==> job 9408: inputs <==
// b8Xb8_s16
module b8Xb8_s16( 
  input clk,
  input rst_n, 
  input [7:0] in1_0  ,
  input [7:0] in1_1  ,
  input [7:0] in1_2  ,
  input [7:0] in1_3  ,
  input [7:0] in1_4  ,
  input [7:0] in1_5  ,
  input [7:0] in1_6  ,
  input [7:0] in1_7  ,
  input [7:0] in1_8  ,
  input [7:0] in1_9  ,
  input [7:0] in1_10 ,
  input [7:0] in1_11 ,
  input [7:0] in1_12 ,
  input [7:0] in1_13 ,
  input [7:0] in1_14 ,
  input [7:0] in1_15 ,
  input [7:0] in2_0  ,
  input [7:0] in2_1  ,
  input [7:0] in2_2  ,
  input [7:0] in2_3  ,
  input [7:0] in2_4  ,
  input [7:0] in2_5  ,
  input [7:0] in2_6  ,
  input [7:0] in2_7  ,
  input [7:0] in2_8  ,
  input [7:0] in2_9  ,
  input [7:0] in2_10 ,
  input [7:0] in2_11 ,
  input [7:0] in2_12 ,
  input [7:0] in2_13 ,
  input [7:0] in2_14 ,
  input [7:0] in2_15 ,
  output [11:0] out
  );
==> flow/config.mk <==
export PLATFORM = sky130hd
export DESIGN_NAME = b8Xb8_s16
export DESIGN_NICKNAME = b8Xb8_s16
export VERILOG_FILES = /design/flow/design.v
export SDC_FILE = /design/flow/constraint.sdc
export NUM_CORES = 4
export LEC_CHECK = 0
export ABC_AREA = 0
export CAP_MARGIN = 15
export CELL_PAD_IN_SITES_DETAIL_PLACEMENT = 0
export CELL_PAD_IN_SITES_GLOBAL_PLACEMENT = 0
export CORE_MARGIN = 2
export CORE_UTILIZATION = 69
export CTS_CLUSTER_SIZE = 47
export GPL_TIMING_DRIVEN = 1
export HOLD_SLACK_MARGIN = -0.09
export MAX_ROUTING_LAYER = met5
export SETUP_SLACK_MARGIN = 1.0
export SLEW_MARGIN = 20
==> flow/constraint.sdc <==
create_clock -name core_clock -period 5.19 [get_ports {clk}]
set_input_delay 1.0380 -clock core_clock [delete_from_list [all_inputs] [get_ports {clk}]]
set_output_delay 1.0380 -clock core_clock [all_outputs]
set_load 0.01 [all_outputs]
run.sh (not shown) runs the stock make flow with config.mk's settings and CLKGATE_MAP_FILE=.
==> inputs of job 7652, as changes to job 9408 <==
ABC_AREA = default   (was 0)
CAP_MARGIN = 0   (was 15)
CELL_PAD_IN_SITES_DETAIL_PLACEMENT = default   (was 0)
CELL_PAD_IN_SITES_GLOBAL_PLACEMENT = default   (was 0)
CORE_UTILIZATION = 72   (was 69)
CTS_CLUSTER_SIZE = default   (was 47)
GPL_TIMING_DRIVEN = default   (was 1)
HOLD_SLACK_MARGIN = default   (was -0.09)
MAX_ROUTING_LAYER = default   (was met5)
SETUP_SLACK_MARGIN = default   (was 1.0)
==> flow/constraint.sdc (replaced) <==
create_clock -name core_clock -period 4.76 [get_ports {clk}]
set_input_delay 0.9520 -clock core_clock [delete_from_list [all_inputs] [get_ports {clk}]]
set_output_delay 0.9520 -clock core_clock [all_outputs]
set_load 0.01 [all_outputs]
==> comparison table <==
| item | job 7652 | job 9408 |
|---|---|---|
| Run status | complete, but fails checks | complete, but fails checks |
| Reasons for failing layout checks | setup timing | setup timing |
| Max Fanout on Critical Path | 4 | 5 |
| Wire length on met3 | 14060 um | 7404 um |
| Routed metal-1 wirelength | 47190 um | 46180 um |
| Die width | 254.4 um | 259.8 um |
| Global-route wire length before repair | 212300 um | 192100 um |
| Final worst-path cycle share | 133.6% | 107.3% |
| Worst max-slew margin expressed relative to the limit | 44.41% | 29.89% |
| Number of global-route vias before repair | 41180 | 38660 |
| Total core area | 61830 um2 | 64580 um2 |
| Reg-to-reg setup timing slack | -1.60 ns | -0.38 ns |
| Effective utilization at floorplan | 73.04% | 69.93% |
| Routed via count | 38330 | 35670 |
| Time the final worst path needs with I/O delays and setup | 6.359 ns | 5.568 ns |
| Placed instance count | 6468 | 6261 |
| Setup TNS | -13.70 ns | -1.961 ns |
| Share of cell area taken by multi-input logic gates | 62.17% | 65.57% |
| Reg area | 6686 um2 | 6683 um2 |
| Slew @ Worst Pin | 0.8338 ns | 1.052 ns |
